==> inputs of branch willow <==
==> flow/design.v <==
module datapath #(parameter P_WIDTH=32)(
	input [P_WIDTH-1:0] input_a,
	input [P_WIDTH-1:0] input_b,
	input clk,
	input rst,
	output [P_WIDTH-1:0] out
	);
wire [P_WIDTH-1:0] mult_result;
wire [P_WIDTH-1:0] adder_out;
reg [P_WIDTH-1:0] adder_out_reg;
assign mult_result = input_a * input_b;
assign adder_out  = adder_out_reg + mult_result;
assign out = adder_out_reg;
always @(posedge clk)
 if (rst ==1) 
	adder_out_reg <= adder_out;
 else
	adder_out_reg <= 0;
endmodule
module controller #(parameter P_ADDR_WIDTH=8, parameter P_COUNT=100)(
	input clk,
	input rst,
	output reg out_rst,
	output reg ce_0,
	output reg ce_1,
	output reg we_0,
	output reg we_1,
	input  [P_ADDR_WIDTH-1:0] cjob_offset,
	output [P_ADDR_WIDTH-1:0] address_0,
	output [P_ADDR_WIDTH-1:0] address_1,
	input fin_buf_empty,
	output reg fin_rd_en,
	input fout_buf_full,
	output reg fout_wr_en,
	output reg cjob_load_en,
	output reg cjob_out_en
);
parameter IDLE= 7'b0000001,JOB_LOAD= 7'b0000010,  PREP=7'b0000100, PROCESSING = 7'b0001000, WRITE_BACK=7'b0010000, WAIT_Q=7'b0100000, WRITE_Q=7'b1000000;
reg [6:0] curr_state;
reg [6:0] next_state;
reg [P_ADDR_WIDTH-1:0] counter;
reg [P_ADDR_WIDTH-1:0] offset;
always @(curr_state,fin_buf_empty,counter,fout_buf_full)
begin
	next_state=5'b00000;
	case (curr_state)	
		IDLE:
			if(!fin_buf_empty)
				next_state=IDLE;
			else
				next_state=JOB_LOAD;
		JOB_LOAD:
			next_state=PREP;
		PREP:
			next_state=PROCESSING;
		PROCESSING:
			if(counter<P_COUNT-1+offset)			
				next_state = PROCESSING;
			else
				next_state = WRITE_BACK;
		WRITE_BACK:
			next_state=WAIT_Q;
		WAIT_Q:
			if(!fout_buf_full)
				next_state=WAIT_Q;
			else
				next_state=WRITE_Q;
		WRITE_Q:
			next_state=IDLE;
		default:
			next_state=IDLE;
	endcase
end
always @(posedge clk)       
begin
	if(rst==1)
		curr_state <= IDLE;
	else
		curr_state <= next_state;
end
always @(posedge clk)       
begin
	case(curr_state)
		IDLE:	begin
			out_rst<=0;
			ce_0<=0;
			ce_1<=0;
			we_0<=0;
			we_1<=0;
			counter <= 0;
			fin_rd_en<=0;
			fout_wr_en<=0;
			cjob_load_en<=0;
			cjob_out_en<=0;
			offset<=0;
			end
		JOB_LOAD:
			begin
			fin_rd_en<=1;
			cjob_load_en<=1;
			end
		PREP:
			begin
			fin_rd_en<=0;
			ce_0<=1;
			ce_1<=1;
			we_0<=0;
			we_1<=0;
			cjob_load_en<=0;
			counter<=cjob_offset;
			offset<=cjob_offset;
			end
		PROCESSING:
			begin
			cjob_load_en<=0;
			out_rst<=1;
			counter<= counter+1;
			end
		WRITE_BACK:
			begin
			ce_1<=0;
			we_0<=1;
			counter<=counter+P_COUNT;
			end
		WAIT_Q:
			begin
			ce_0<=0;
			counter<=0;
			cjob_out_en<=1;
			end
		WRITE_Q:
			begin
			fout_wr_en<=1;
			cjob_out_en<=1;
			end
		default:
			begin
			end
	endcase
end
assign address_0 = counter<<2;
assign address_1 = (counter+P_COUNT)<<2;
endmodule
module cjob_register #(parameter P_ADDR_WIDTH=16)
(
	input clk,
	input rst,
	input load,
	input out_en,
	input [(3+2+16)-1:0] data_in,
	output reg [(3+2+16)-1:0] data_out
);
reg [(3+2+16)-1:0] current_job;
always @(posedge clk) begin
	if(rst) begin
		data_out = 0;
		current_job = 0;
	end
	else begin
		if (load) current_job = data_in;
		if(out_en) data_out = current_job;
    end
end
endmodule
module dot_product (
	input ap_clk,
	input ap_rst,
	output [16-1:0]  	memory_Addr_A,
	output 						memory_EN_A,
	output 						memory_WEN_A,
	output [32-1:0]	memory_Din_A,
	input  [32-1:0] 	memory_Dout_A,
	output [16-1:0]  	memory_Addr_B,
	output 						memory_EN_B,
	output 						memory_WEN_B,
	output [32-1:0]	memory_Din_B,
	input  [32-1:0] 	memory_Dout_B,
	input 						fifo_in_empty_n,
	input  [(3+2+16)-1:0]	fifo_in_dout,
	output 						fifo_in_read,
	input 						fifo_out_full_n,
	output 						fifo_out_write,
	output [(3+2+16)-1:0]	fifo_out_din
);
	wire 						internal_rst;
	wire 						cjob_load_en;
	wire 						cjob_out_en;
	wire [16-1:0] 		job_offset;
datapath #(32) dp(
	.input_a(memory_Dout_A), 
	.input_b(memory_Dout_B), 
	.clk(ap_clk), 
	.rst(internal_rst), 
	.out(memory_Din_A)
);
controller #(16, 100) ctrl(
	.clk(ap_clk),
	.rst(ap_rst),
	.out_rst(internal_rst),
	.ce_0(memory_EN_A),
	.ce_1(memory_EN_B),
	.we_0(memory_WEN_A),
	.we_1(memory_WEN_B),
	.cjob_offset(job_offset),
	.address_0(memory_Addr_A),
	.address_1(memory_Addr_B),
	.fin_buf_empty(fifo_in_empty_n),
	.fin_rd_en(fifo_in_read),
	.fout_buf_full(fifo_out_full_n),
	.fout_wr_en(fifo_out_write),
	.cjob_load_en(cjob_load_en),
	.cjob_out_en(cjob_out_en)
);
cjob_register cjob_reg(
	.clk(ap_clk),
	.rst(ap_rst),
	.load(cjob_load_en),
	.out_en(cjob_out_en),
	.data_in(fifo_in_dout),
	.data_out(fifo_out_din)
);
assign job_offset = fifo_in_dout[16-1:0];
assign memory_Din_B = 0;
endmodule
==> flow/run.sh <==
#!/bin/bash
# the make line also repeats each setting of config.mk as NAME=value (left out here)
make -C /OpenROAD-flow-scripts/flow DESIGN_CONFIG=/design/flow/config.mk WORK_HOME=/design/flow/orfs CLKGATE_MAP_FILE= finish
==> flow/config.mk <==
export PLATFORM = sky130hd
export DESIGN_NAME = dot_product
export DESIGN_NICKNAME = dot_product
export VERILOG_FILES = /design/flow/design.v
export SDC_FILE = /design/flow/constraint.sdc
export NUM_CORES = 4
export LEC_CHECK = 0
export CAP_MARGIN = 20
export CORE_MARGIN = 2
export CORE_UTILIZATION = 72
export CTS_CLUSTER_DIAMETER = 199
export CTS_CLUSTER_SIZE = 24
export PLACE_DENSITY_LB_ADDON = 0.26
export SETUP_SLACK_MARGIN = 0.63
export SLEW_MARGIN = 40
==> flow/constraint.sdc <==
create_clock -name core_clock -period 5.0 [get_ports {ap_clk}]
set_input_delay 1.0000 -clock core_clock [delete_from_list [all_inputs] [get_ports {ap_clk}]]
set_output_delay 1.0000 -clock core_clock [all_outputs]
set_load 0.01 [all_outputs]
==> branch quartz: changes against branch willow <==
Settings changed: CORE_UTILIZATION 72 to 57, CTS_CLUSTER_DIAMETER 199 to unset, CTS_CLUSTER_SIZE 24 to unset, PLACE_DENSITY_LB_ADDON 0.26 to unset, SETUP_SLACK_MARGIN 0.63 to 1.5, SLEW_MARGIN 40 to 20.
==> flow/constraint.sdc (replaced) <==
create_clock -name core_clock -period 5.98 [get_ports {ap_clk}]
set_input_delay 1.1960 -clock core_clock [delete_from_list [all_inputs] [get_ports {ap_clk}]]
set_output_delay 1.1960 -clock core_clock [all_outputs]
set_load 0.01 [all_outputs]
==> branch zinc: changes against branch willow <==
Settings changed: ABC_AREA set to 1, CORE_MARGIN 2 to 9, CORE_UTILIZATION 72 to 52, CTS_CLUSTER_DIAMETER 199 to unset, CTS_CLUSTER_SIZE 24 to unset, GPL_ROUTABILITY_DRIVEN set to 0, PLACE_DENSITY_LB_ADDON 0.26 to unset, SETUP_SLACK_MARGIN 0.63 to unset, SLEW_MARGIN 40 to 20.
==> flow/constraint.sdc (replaced) <==
create_clock -name core_clock -period 8.0 [get_ports {ap_clk}]
set_input_delay 1.6000 -clock core_clock [delete_from_list [all_inputs] [get_ports {ap_clk}]]
set_output_delay 1.6000 -clock core_clock [all_outputs]
set_load 0.01 [all_outputs]
==> notes <==
Synthesized cell count is the same in branch willow and branch quartz. In branch zinc the global-route usage is lower than in branch willow, by 25 points. Clock-buffer cell count is the same in branch quartz and branch zinc. In branch willow the non-clock buffer count is higher than in branch zinc, by 44. Setup slack: branch zinc > branch quartz > branch willow. Between branch zinc and branch quartz, the lower synthesized area is in branch quartz (gap about 6%, measured against branch quartz). Branch quartz completed and failed the layout checks on setup timing. Branch willow completed and failed the layout checks on setup timing. Branch zinc finished with timing, DRC and antenna clean.

* * *

==> inputs of sierra <==
RTL: the design.v shown in full above, as it stands there.
make LEC_CHECK=0 CAP_MARGIN=20 CORE_ASPECT_RATIO=0.52 CORE_MARGIN=2 CORE_UTILIZATION=57 PLACE_DENSITY_LB_ADDON=0.21 SLEW_MARGIN=20 finish   # period 9.51 ns
run.sh (not shown) runs the stock make flow with config.mk's settings and CLKGATE_MAP_FILE=.
==> inputs of juniper, as changes to sierra <==
Settings changed: CORE_ASPECT_RATIO 0.52 to unset, CORE_UTILIZATION 57 to 72, PLACE_DENSITY_LB_ADDON 0.21 to 0.24, SETUP_SLACK_MARGIN set to 1.5.
==> flow/constraint.sdc (replaced) <==
create_clock -name core_clock -period 8.23 [get_ports {ap_clk}]
set_input_delay 1.6460 -clock core_clock [delete_from_list [all_inputs] [get_ports {ap_clk}]]
set_output_delay 1.6460 -clock core_clock [all_outputs]
set_load 0.01 [all_outputs]
==> comparison table <==
item	juniper	sierra
Number of cells in the finished layout apart from fillers	3,149	3,068
Worst Max-Slew Pin Slew	0.9725 ns	1.131 ns
Fraction of the cycle the final worst path needs	102.2%	96.31%
Clock latency at the later pin of the worst-skew pair	0.45 ns	0.44 ns
Initial Utilization	72.79%	57.47%
Endpoint of the worst setup timing path	dp.adder_out_reg[26]	dp.adder_out_reg[29]
Die x size	179.6 um	277.7 um
Total buffers and inverters traversed by the critical path	6	9
Status	finished with violations	finished clean
Violated checks	setup timing	-
Final Routed Wirelength	81,050 um	66,420 um
Sum of met2 wire segment lengths after detailed routing	35,870 um	25,150 um
